== lane 1 ==
// AHB_Mul
module AHB_Mul(  
    input HCLK,
    input HRESETn,
    input [31:0]M_AHB_0_haddr,
    input [2:0]M_AHB_0_hburst,
    input M_AHB_0_hmastlock,
    input [3:0]M_AHB_0_hprot,
    output reg [31:0]M_AHB_0_hrdata,
    output M_AHB_0_hready,
    output M_AHB_0_hresp,
    input [2:0]M_AHB_0_hsize,
    input [1:0]M_AHB_0_htrans,
    input [31:0]M_AHB_0_hwdata,
    input M_AHB_0_hwrite,
    output[3:0] led 
    );
==> flow/config.mk <==
export PLATFORM = sky130hd
export DESIGN_NAME = AHB_Mul
export DESIGN_NICKNAME = AHB_Mul
export VERILOG_FILES = /design/flow/design.v
export SDC_FILE = /design/flow/constraint.sdc
export NUM_CORES = 4
export LEC_CHECK = 0
export ABC_AREA = 1
export CAP_MARGIN = 20
export CORE_MARGIN = 2
export CORE_UTILIZATION = 71
export CTS_CLUSTER_SIZE = 73
export PLACE_DENSITY_LB_ADDON = 0.27
export SETUP_SLACK_MARGIN = 1.02
export SLEW_MARGIN = 20
export TNS_END_PERCENT = 5
==> flow/constraint.sdc <==
create_clock -name core_clock -period 5.15 [get_ports {HCLK}]
set_input_delay 1.0300 -clock core_clock [delete_from_list [all_inputs] [get_ports {HCLK}]]
set_output_delay 1.0300 -clock core_clock [all_outputs]
set_load 0.01 [all_outputs]
run.sh (not shown) runs the stock make flow with config.mk's settings and CLKGATE_MAP_FILE=.
[flow] lane 1 | stages: complete | final checks: fail | reason: negative setup slack
## Diff of input files: lane 2 against lane 1
Settings: a change of CTS_CLUSTER_SIZE from 73 to 14; an added CTS_CLUSTER_DIAMETER of 228; a change of TNS_END_PERCENT from 5 to 60; an added GPL_TIMING_DRIVEN of 1; a change of SETUP_SLACK_MARGIN from 1.02 to -0.19; a change of CORE_UTILIZATION from 71 to 72; a change of PLACE_DENSITY_LB_ADDON from 0.27 to 0.08; an added MAX_ROUTING_LAYER of met4; a change of the clock period (ns, I/O delays scaled along) from 5.15 to 6.32.
Notes after the runs:
Lane 2: all stages done; final checks FAILED (negative setup slack). In the tables for lane 1 and lane 2, count of clock buffers in the final design reads lower with lane 2. ~same sequential share of layout area in lane 1 and lane 2. For combinational power, dividing the value from lane 1 by the value from lane 2 gives 1.12.

* * *

red:
Starting RTL as in the previous note.
clock: 6.83 ns
lec_check: 0
abc_area: 1
cap_margin: 20
core_margin: 2
core_utilization: 72
cts_cluster_diameter: 240
cts_cluster_size: 72
max_routing_layer: met4
place_density_lb_addon: 0.2
setup_slack_margin: 0.82
slew_margin: 20
red did not run to completion, as it errored out during global routing (5_1_grt).
### red -> blue
Settings: PLACE_DENSITY_LB_ADDON: 0.2 -> unset; CTS_CLUSTER_DIAMETER: 240 -> 395; MAX_ROUTING_LAYER: met4 -> unset; SETUP_SLACK_MARGIN: 0.82 -> -0.49; CTS_CLUSTER_SIZE: 72 -> unset; ABC_AREA: 1 -> unset; PLACE_DENSITY: unset -> 0.36; the clock period (ns, I/O delays scaled along): 6.83 -> 8.09.
==> comparison <==
Relative to red, the synthesized cell count measured on blue has decreased by more than 10%.
blue finished all stages; layout check result: FAIL, due to negative setup slack.
red never completed, since it errored out during global routing (5_1_grt).
The lower number of instances resized during post-cts repair of blue and red is in blue.
[blue] setup fix buffers added after clock tree synthesis fell 77 relative to red
blue against red: area fraction in full adders, half adders and majority gates up 1.1 points; die extent in y down about 1.6%; share of synthesized cell area in and-or and or-and compound cells down 3.5 points.
blue against red; horizontal die dimension is down slightly.
Of blue and red, the run reporting the lower xor/xnor cell area share of the yosys netlist was red.
blue against red; area of the core region is down by a few percent.
Diff red -> blue | area reported by Yosys stat | down by a few percent
The higher sequential area share after synthesis of blue and red is in blue.

* * *

Starting RTL as in the previous note.
export LEC_CHECK = 0
export CAP_MARGIN = 20
export CORE_MARGIN = 2
export CORE_UTILIZATION = 68
export PLACE_DENSITY = 0.37
export SLEW_MARGIN = 20
create_clock -name core_clock -period 6.29 [get_ports {HCLK}]
The first run produced a layout that fails on setup timing.
Rerun with:
Settings changed: ABC_AREA from default to 1, CORE_UTILIZATION 68 to 72, CTS_CLUSTER_DIAMETER from default to 173, CTS_CLUSTER_SIZE from default to 15, GPL_TIMING_DRIVEN from default to 1, MAX_ROUTING_LAYER from default to met4, PLACE_DENSITY 0.37 to default, PLACE_DENSITY_LB_ADDON from default to 0.02, SETUP_SLACK_MARGIN from default to 0.67, TNS_END_PERCENT from default to 60.
Clock period 6.29 ns to 4.01 ns, I/O delays scaled along.
After rerunning: The changed run aborted during global routing (5_1_grt). Die size falls by 2.3%. Area after synthesis rises by 3.4%. Synthesized cell count rises by 16%.
Rerun with:
Settings changed: ABC_AREA 1 to 0, CAP_MARGIN 20 to 30, CELL_PAD_IN_SITES_GLOBAL_PLACEMENT from default to 2, CORE_ASPECT_RATIO from default to 0.51, CORE_UTILIZATION 72 to 51, CTS_CLUSTER_DIAMETER 173 to default, CTS_CLUSTER_SIZE 15 to 81, GPL_TIMING_DRIVEN 1 to default, MAX_ROUTING_LAYER met4 to default, PLACE_DENSITY_LB_ADDON 0.02 to 0.06, SETUP_SLACK_MARGIN 0.67 to 0.03, SLEW_MARGIN 20 to 0, TNS_END_PERCENT 60 to default.
Clock period 4.01 ns to 11.8 ns, I/O delays scaled along.
Effect: The new run completed without violations; synthesized area falls by about 3.3%; die area rises by 36%; synthesized cell count falls by 14%.
Rerun with:
Settings changed: ABC_AREA 0 to 1, CAP_MARGIN 30 to 20, CELL_PAD_IN_SITES_GLOBAL_PLACEMENT 2 to default, CORE_ASPECT_RATIO 0.51 to default, CORE_UTILIZATION 51 to 71, CTS_CLUSTER_SIZE 81 to 73, PLACE_DENSITY_LB_ADDON 0.06 to 0.27, SETUP_SLACK_MARGIN 0.03 to default, SLEW_MARGIN 0 to 20, TNS_END_PERCENT from default to 5.
Clock period 11.8 ns to 5.15 ns, I/O delays scaled along.
With this change the flow finished but fails on setup timing.
Design area went up by roughly a tenth.
Utilization went up by 29 points.
Global-route usage went up by 11 points.
Die size went down by a quarter to a third.
Clock-buffer cell count went down by 1.
Clock skew went up by 0.0030 ns.
Combinational power went up to 3.0 times its value.
Worst setup slack gets worse by 3.4 ns.
Hold slack gets worse by 0.0074 ns.
Register-to-register slack gets worse by 5.5 ns.
Rerun with:
Settings changed: CORE_UTILIZATION 71 to 72, CTS_CLUSTER_DIAMETER from default to 173, CTS_CLUSTER_SIZE 73 to 71, GPL_TIMING_DRIVEN from default to 1, HOLD_SLACK_MARGIN from default to 0.29, MAX_ROUTING_LAYER from default to met4, PLACE_DENSITY_LB_ADDON 0.27 to 0.02, SETUP_SLACK_MARGIN from default to 0.67, TNS_END_PERCENT 5 to 60.
Clock period 5.15 ns to 2.69 ns, I/O delays scaled along.
The new run failed in global routing (5_1_grt).
Die area fell by 1.4%.
Area after synthesis is unchanged.
Synthesized cell count is unchanged.
Power and IR drop assume default switching activity.
